// ws2812_top
module ws2812_top(input clk, input reset, input spi_valid, input spi_data, output led);
For scale: about 5 I/O pins.
Settings: LEC_CHECK=0, CAP_MARGIN=40, CORE_MARGIN=2, CORE_UTILIZATION=40, HOLD_SLACK_MARGIN=-0.01, MAX_ROUTING_LAYER=met4, PLACE_DENSITY_LB_ADDON=0.12, SLEW_MARGIN=20; clock period 48.9 ns.
run.sh (not shown) runs the stock make flow with config.mk's settings and CLKGATE_MAP_FILE=.
Next try:
==> flow/config.mk (replaced) <==
export PLATFORM = sky130hd
export DESIGN_NAME = ws2812_top
export DESIGN_NICKNAME = ws2812_top
export VERILOG_FILES = /design/flow/design.v
export SDC_FILE = /design/flow/constraint.sdc
export NUM_CORES = 4
export LEC_CHECK = 0
export CAP_MARGIN = 20
export CORE_MARGIN = 2
export CORE_UTILIZATION = 45
export PLACE_DENSITY = 0.6
export SLEW_MARGIN = 20
Outcome: Via count climbs slightly. Sequential share of layout area went up by 0.72 points. Global-route usage goes up by 0.17 points. Fmax went up slightly. Critical path depth is unchanged. Non-clock buffer count goes down by 27. Wire length went down by a few percent. Area after synthesis does not change.
Next try:
--- a/flow/config.mk
+++ b/flow/config.mk
@@ -7,5 +7,7 @@
 export LEC_CHECK = 0
+export ABC_AREA = 1
 export CAP_MARGIN = 20
 export CORE_MARGIN = 2
-export CORE_UTILIZATION = 45
+export CORE_UTILIZATION = 68
+export HOLD_SLACK_MARGIN = 0.3
 export PLACE_DENSITY = 0.6
==> flow/constraint.sdc (replaced) <==
create_clock -name core_clock -period 13.1 [get_ports {clk}]
set_input_delay 2.6200 -clock core_clock [delete_from_list [all_inputs] [get_ports {clk}]]
set_output_delay 2.6200 -clock core_clock [all_outputs]
set_load 0.01 [all_outputs]
Outcome:
- global-route usage grows by 12 points
- sequential share of layout area goes down by 1.7 points
- non-clock buffer count went up by 8
- utilization climbs by 24 points
- clock skew goes down by 0.040 ns
- worst setup slack loses 28 ns
Next try:
--- a/flow/config.mk
+++ b/flow/config.mk
@@ -7,7 +7,5 @@
 export LEC_CHECK = 0
-export ABC_AREA = 1
 export CAP_MARGIN = 20
 export CORE_MARGIN = 2
-export CORE_UTILIZATION = 68
-export HOLD_SLACK_MARGIN = 0.3
+export CORE_UTILIZATION = 21
 export PLACE_DENSITY = 0.6
==> flow/constraint.sdc (replaced) <==
create_clock -name core_clock -period 57.0 [get_ports {clk}]
set_input_delay 11.4000 -clock core_clock [delete_from_list [all_inputs] [get_ports {clk}]]
set_output_delay 11.4000 -clock core_clock [all_outputs]
set_load 0.01 [all_outputs]
After rerunning: Power went down by 77%. Count of clock-buffer cells in the layout went down by 2. Via count went down by about 24%. Global-route usage went down by 25 points. Sequential share of layout area went down by 0.59 points. Die size went up to 3.0 times its value. Setup slack improves by 35 ns.

---

Starting RTL as in the previous note.
export LEC_CHECK = 0
export CAP_MARGIN = 30
export CELL_PAD_IN_SITES_DETAIL_PLACEMENT = 0
export CELL_PAD_IN_SITES_GLOBAL_PLACEMENT = 3
export CORE_ASPECT_RATIO = 0.94
export CORE_MARGIN = 8
export CORE_UTILIZATION = 54
export GPL_ROUTABILITY_DRIVEN = 1
export HOLD_SLACK_MARGIN = 0.06
export MAX_ROUTING_LAYER = met4
export MIN_ROUTING_LAYER = met1
export PLACE_DENSITY_LB_ADDON = 0.2
export SETUP_SLACK_MARGIN = 3.36
export SLEW_MARGIN = 10
create_clock -name core_clock -period 23.0 [get_ports {clk}]
The starting point completed with no timing, DRC or antenna violations.
Next try:
==> flow/config.mk (replaced) <==
export PLATFORM = sky130hd
export DESIGN_NAME = ws2812_top
export DESIGN_NICKNAME = ws2812_top
export VERILOG_FILES = /design/flow/design.v
export SDC_FILE = /design/flow/constraint.sdc
export NUM_CORES = 4
export LEC_CHECK = 0
export CAP_MARGIN = 20
export CORE_MARGIN = 2
export CORE_UTILIZATION = 53
export GPL_ROUTABILITY_DRIVEN = 1
export PLACE_DENSITY_LB_ADDON = 0.01
export SETUP_SLACK_MARGIN = 3.04
export SLEW_MARGIN = 20
==> flow/constraint.sdc (replaced) <==
create_clock -name core_clock -period 11.3 [get_ports {clk}]
set_input_delay 2.2600 -clock core_clock [delete_from_list [all_inputs] [get_ports {clk}]]
set_output_delay 2.2600 -clock core_clock [all_outputs]
set_load 0.01 [all_outputs]
What happened:
- The new run ran to the end with no violations
- via count barely changes
- worst hold slack hardly moves
- global-route usage grows by 0.71 points
- power grows by well over a third
Next try:
--- a/flow/config.mk
+++ b/flow/config.mk
@@ -9,6 +9,7 @@
 export CORE_MARGIN = 2
-export CORE_UTILIZATION = 53
+export CORE_UTILIZATION = 72
+export CTS_CLUSTER_SIZE = 72
 export GPL_ROUTABILITY_DRIVEN = 1
-export PLACE_DENSITY_LB_ADDON = 0.01
-export SETUP_SLACK_MARGIN = 3.04
+export PLACE_DENSITY_LB_ADDON = 0.0
+export SETUP_SLACK_MARGIN = 2.15
 export SLEW_MARGIN = 20
==> flow/constraint.sdc (replaced) <==
create_clock -name core_clock -period 7.51 [get_ports {clk}]
set_input_delay 1.5020 -clock core_clock [delete_from_list [all_inputs] [get_ports {clk}]]
set_output_delay 1.5020 -clock core_clock [all_outputs]
set_load 0.01 [all_outputs]
After rerunning: Die size shrinks by 26%. Count of clock-buffer cells in the layout rises by 22. Synthesized cell count stays the same. Final area came out lower by 1.1%. Via count rose by 2.2%.

---

== run 1 ==
The RTL this note starts from:
==> flow/design.v <==
module bit_fifo #(parameter DEPTH = 768) (
	input clk,
	input reset,
	input din,
	input wr_en,
	input rd_en,
	output reg q,
	output empty,
	output full
);
	localparam AW = $clog2(DEPTH);
	localparam CW = $clog2(DEPTH+1);
	reg mem [0:DEPTH-1];
	reg [AW-1:0] wr_ptr;
	reg [AW-1:0] rd_ptr;
	reg [CW-1:0] count;
	wire do_wr = wr_en & ~full;
	wire do_rd = rd_en & ~empty;
	assign empty = (count == 0);
	assign full = (count == DEPTH);
	always @(posedge clk) begin
		if (do_wr)
			mem[wr_ptr] <= din;
	end
	always @(posedge clk) begin
		if (reset) begin
			wr_ptr <= 0;
			rd_ptr <= 0;
			count <= 0;
			q <= 0;
		end else begin
			if (do_wr)
				wr_ptr <= (wr_ptr == DEPTH-1) ? {AW{1'b0}} : wr_ptr + 1'b1;
			if (do_rd) begin
				q <= mem[rd_ptr];
				rd_ptr <= (rd_ptr == DEPTH-1) ? {AW{1'b0}} : rd_ptr + 1'b1;
			end
			if (do_wr & ~do_rd)
				count <= count + 1'b1;
			else if (do_rd & ~do_wr)
				count <= count - 1'b1;
		end
	end
endmodule
module ledDriver(input clk, input reset, output reg led, input data, input lastBit, input start, output finish, output reg read);
	reg running;
	reg resCounting;
	reg[4:0] count;
	always @(posedge clk) begin
		if (reset || ~running) begin
			count<=0;
		end else begin
			if (count!=24) begin
				count <= count + 1;
			end else begin
			 count <=0;
			end
		end
	end
  reg firstbit;
	always @(posedge clk) begin
	  if (reset) begin
	    running <= 0;
	    firstbit <= 1;	   
		read <= 0;
		resCounting <= 0;
	  end else begin
	    if (~running & start) begin
	      running <= 1;
	      firstbit <= 1;
	    end else if (running) begin
	      firstbit<=0;
	      if (lastBit && count==24) begin
	        running <= 0;
	        resCounting <= 1;	 
			read <= 0;
	      end else if (count==0 && ~firstbit) begin
			read <= 1;
	      end else read <= 0;
	    end else if (resCounting && finish) begin
	      resCounting <= 0;
	    end
	  end
	end
	always @(posedge clk) begin
		if (reset || ~running) begin
			led <= 0;
		end else begin
			if (count==0) begin
				led <= 1;
			end else if ( (count==8 && ~data) || (count==16 && data)) begin
				led<=0;
			end
		end
	end
	reg [10:0] resCounter;
	always @(posedge clk) begin
	  if (reset || ~resCounting) begin
	    resCounter<=0;
	  end else begin
	    resCounter <= resCounter+1;
	  end
	end
	assign finish = resCounter==11'h7FF;
endmodule
module ws2812_top(input clk, input reset, input spi_valid, input spi_data, output led);
	parameter NUM_LEDS = 32;
	localparam NUM_BITS = NUM_LEDS*24;
	reg switch;
	wire q1,q2;
	reg[12:0] writeCount;
	wire read;	
	wire write ;		   	   
	wire empty1, empty2;
	reg justSwitched;
	bit_fifo #(.DEPTH(NUM_BITS)) fifo1(
		.clk(clk),
		.reset(reset),
		.din(spi_data),
		.wr_en(spi_valid & ~switch & write),
		.rd_en(read & switch),
		.q(q1),
		.empty(empty1),
		.full()
	);	   
	bit_fifo #(.DEPTH(NUM_BITS)) fifo2(
		.clk(clk),
		.reset(reset),
		.din(spi_data),
		.wr_en(spi_valid & switch & write),
		.rd_en(read & ~switch),
		.q(q2),
		.empty(empty2),
		.full()
	);		  
	wire readData;
	assign readData = switch ? q1 : q2;
	wire empty;
	assign empty = switch ? empty1 : empty2;
	wire ledFinished;  
	wire readDriver;
	assign read = readDriver | justSwitched;
	ledDriver ledDriver_inst(
		.clk(clk),
		.reset(reset),
		.led(led),
		.data(readData),   
		.lastBit(empty),
		.start(justSwitched),
		.finish(ledFinished),
		.read(readDriver)				  
	);
	reg ledRealFinished;
	reg firstRun;
	always @(posedge clk) begin
		if (reset) begin
			firstRun <= 1;		 
			ledRealFinished <= 1;
		end else begin
			if (justSwitched) begin
				firstRun <= 0;				
			end
			if (ledFinished)
				ledRealFinished <= 1;
			else if (justSwitched)
				ledRealFinished <= 0;
		end
	end
	reg spiFinished;
	reg seenSwitch;
	assign write = ~spiFinished | (seenSwitch!=switch);	
	wire spiRealFinished;
	assign spiRealFinished = spiFinished & (seenSwitch==switch);
	always @(posedge clk) begin
		if (reset) begin 
			writeCount <= 0;
			spiFinished <= 0;
			seenSwitch <= 0;
		end else if (spi_valid) begin
			if (writeCount==NUM_BITS-1) begin   
				if (seenSwitch!=switch) begin
					writeCount <= 1;  
					spiFinished <= 0;
				end else begin
					spiFinished <= 1;
				end
			end else begin
				writeCount <= writeCount + 1;
				spiFinished <= 0;		 
				seenSwitch <= switch;
			end
		end
	end			 
	always @(posedge clk) begin
		if (reset) begin
			switch <= 0;			  
			justSwitched <= 0;
		end else begin	
			if ((firstRun | ledRealFinished) & spiRealFinished) begin
				switch <= ~switch;
				justSwitched <= 1;
			end else
				justSwitched <= 0;
		end
	end	
endmodule
clock: 7.51 ns
lec_check: 0
cap_margin: 40
core_aspect_ratio: 1.33
core_margin: 2
core_utilization: 72
cts_cluster_size: 72
gpl_routability_driven: 1
place_density_lb_addon: 0.0
setup_slack_margin: 2.15
slew_margin: 20
Input changes introduced in run 2 (baseline for comparison: run 1):
--- a/flow/config.mk
+++ b/flow/config.mk
@@ -7,4 +7,3 @@
 export LEC_CHECK = 0
-export CAP_MARGIN = 40
-export CORE_ASPECT_RATIO = 1.33
+export CAP_MARGIN = 20
 export CORE_MARGIN = 2
@@ -16 +15,2 @@
 export SLEW_MARGIN = 20
+export TNS_END_PERCENT = 5
Findings:
- Compared with run 1, in run 2 worst-case setup margin in the final layout fell 0.033 ns, synthesis-to-finish area growth lower, total CTS buffers went up by about 8%.
- Relative to run 1, utilization has gone down in run 2.
- Run 1 and run 2 ended up with nearly the same post-layout instance count excluding filler cells.
- Global-route usage: run 1 vs run 2, no meaningful difference
- Cmp run 1 and run 2 / cell area / higher: run 1
- The internal power component of run 2 was inferior to that of run 1.
- Summary of the comparison: share of power burned in the clock network is higher in run 2, relative to run 1.
- On worst hold slack, run 1 and run 2 are basically level.
- The post-placement cell area of run 2 is lower than that of run 1.
#### Input delta (run 3 over run 2)
--- a/flow/config.mk
+++ b/flow/config.mk
@@ -7,10 +7,9 @@
 export LEC_CHECK = 0
-export CAP_MARGIN = 20
+export CAP_MARGIN = 40
+export CORE_ASPECT_RATIO = 0.72
 export CORE_MARGIN = 2
 export CORE_UTILIZATION = 72
-export CTS_CLUSTER_SIZE = 72
-export GPL_ROUTABILITY_DRIVEN = 1
+export CTS_CLUSTER_SIZE = 70
 export PLACE_DENSITY_LB_ADDON = 0.0
-export SETUP_SLACK_MARGIN = 2.15
+export SETUP_SLACK_MARGIN = 2.21
 export SLEW_MARGIN = 20
-export TNS_END_PERCENT = 5
### Flow results
- When run 3 is set beside run 2, its total power turns out to be about 3.3% smaller.
- Per the comparison of run 3 with run 2, wire length held, share of the clock period used by the worst path after layout went up 0.44 points, design area went up about 0.36%.
- Run 3 ends up with lower worst setup timing slack at the placement stage than run 2 does.
The following lists how run 4 was set up differently from run 3:
--- a/flow/config.mk
+++ b/flow/config.mk
@@ -7,9 +7,10 @@
 export LEC_CHECK = 0
-export CAP_MARGIN = 40
-export CORE_ASPECT_RATIO = 0.72
+export CAP_MARGIN = 20
+export CORE_ASPECT_RATIO = 0.71
 export CORE_MARGIN = 2
 export CORE_UTILIZATION = 72
-export CTS_CLUSTER_SIZE = 70
+export CTS_CLUSTER_SIZE = 72
+export GPL_ROUTABILITY_DRIVEN = 1
 export PLACE_DENSITY_LB_ADDON = 0.0
-export SETUP_SLACK_MARGIN = 2.21
+export SETUP_SLACK_MARGIN = -0.38
 export SLEW_MARGIN = 20
[summary]
- Going from run 3 to run 4, part of the power in the clock network shrinks by 0.4 points.
- In run 4 the number of non-clock buffers turned out about 23% lower than in run 3.
- Delta (run 4 minus run 3): synthesis-to-layout area growth shows a reduction of 1.1 points; design area shrank by 800 µm²; vertical die dimension decreased by about 0.7% relative to the old numbers; maximum number of pins on one net before global-route repair shows an increase of 4.4%.
For run 5, these inputs were changed with respect to run 4:
--- a/flow/config.mk
+++ b/flow/config.mk
@@ -7,10 +7,8 @@
 export LEC_CHECK = 0
-export CAP_MARGIN = 20
-export CORE_ASPECT_RATIO = 0.71
+export CAP_MARGIN = 15
 export CORE_MARGIN = 2
 export CORE_UTILIZATION = 72
-export CTS_CLUSTER_SIZE = 72
-export GPL_ROUTABILITY_DRIVEN = 1
+export CTS_CLUSTER_SIZE = 70
 export PLACE_DENSITY_LB_ADDON = 0.0
-export SETUP_SLACK_MARGIN = -0.38
+export SETUP_SLACK_MARGIN = 2.21
 export SLEW_MARGIN = 20
Findings:
In the final reports, the cell area of run 5 is larger than that of run 4. Diff run 4..run 5 | post-synthesis share of cell area spent on and, or, nand and nor gates | unchanged. On chip area, run 5 and run 4 are neck and neck. Compare run 5 and run 4 | global-route usage lower: run 5. Between run 4 and run 5, the area inside the core boundary figures differ only marginally. From run 4 to run 5 the numbers moved as follows: sum of internal, switching and leakage power up about 4%, worst slack on hold paths ~0 delta, portion of the clock cycle consumed by the worst path in the final layout dropped 6.2 points, total instance count after detailed placement down about 0.9%.

---

// ws2812_top: RTL as listed in full above, without the edits since
clock: 23.0 ns
lec_check: 0
cap_margin: 30
cell_pad_in_sites_detail_placement: 2
cell_pad_in_sites_global_placement: 3
core_aspect_ratio: 0.94
core_margin: 10
core_utilization: 54
gpl_routability_driven: 1
max_routing_layer: met4
min_routing_layer: met1
place_density_lb_addon: 0.2
setup_slack_margin: 3.36
slew_margin: 20
Rerun with:
==> flow/config.mk (replaced) <==
export PLATFORM = sky130hd
export DESIGN_NAME = ws2812_top
export DESIGN_NICKNAME = ws2812_top
export VERILOG_FILES = /design/flow/design.v
export SDC_FILE = /design/flow/constraint.sdc
export NUM_CORES = 4
export LEC_CHECK = 0
export CAP_MARGIN = 20
export CORE_MARGIN = 2
export CORE_UTILIZATION = 70
export GPL_ROUTABILITY_DRIVEN = 1
export PLACE_DENSITY = 0.6
export SLEW_MARGIN = 20
==> flow/constraint.sdc (replaced) <==
create_clock -name core_clock -period 7.69 [get_ports {clk}]
set_input_delay 1.5380 -clock core_clock [delete_from_list [all_inputs] [get_ports {clk}]]
set_output_delay 1.5380 -clock core_clock [all_outputs]
set_load 0.01 [all_outputs]
What happened:
- The changed run passed the timing, design-rule and antenna checks
- via count falls by about a fifth
- routed wire length falls by well over a third
- worst hold slack is about the same
- setup slack degrades by 11 ns
- final cell count falls by a little under a tenth
- final area falls slightly
Rerun with:
--- a/flow/config.mk
+++ b/flow/config.mk
@@ -8,6 +8,5 @@
 export CAP_MARGIN = 20
 export CORE_MARGIN = 2
-export CORE_UTILIZATION = 70
-export GPL_ROUTABILITY_DRIVEN = 1
+export CORE_UTILIZATION = 45
 export PLACE_DENSITY = 0.6
 export SLEW_MARGIN = 20
==> flow/constraint.sdc (replaced) <==
create_clock -name core_clock -period 13.5 [get_ports {clk}]
set_input_delay 2.7000 -clock core_clock [delete_from_list [all_inputs] [get_ports {clk}]]
set_output_delay 2.7000 -clock core_clock [all_outputs]
set_load 0.01 [all_outputs]
Outcome: Worst setup slack gains 4.7 ns; area after synthesis stays the same; routed wire length went up by 1.4%.
Rerun with:
--- a/flow/config.mk
+++ b/flow/config.mk
@@ -8,5 +8,7 @@
 export CAP_MARGIN = 20
 export CORE_MARGIN = 2
-export CORE_UTILIZATION = 45
-export PLACE_DENSITY = 0.6
+export CORE_UTILIZATION = 70
+export CTS_CLUSTER_SIZE = 61
+export PLACE_DENSITY_LB_ADDON = 0.0
+export SETUP_SLACK_MARGIN = 2.21
 export SLEW_MARGIN = 20
==> flow/constraint.sdc (replaced) <==
create_clock -name core_clock -period 7.51 [get_ports {clk}]
set_input_delay 1.5020 -clock core_clock [delete_from_list [all_inputs] [get_ports {clk}]]
set_output_delay 1.5020 -clock core_clock [all_outputs]
set_load 0.01 [all_outputs]
Effect: The changed run finished clean. Total power increases by 76%. Routed wire length goes down by 1.9%. Clock-buffer cell count fell by 23. Final area falls by 1.6%. Final cell count goes down by 10%. Utilization increases by 27 points. Critical path depth is unchanged.
Power is estimated from default activity; no workload was simulated.
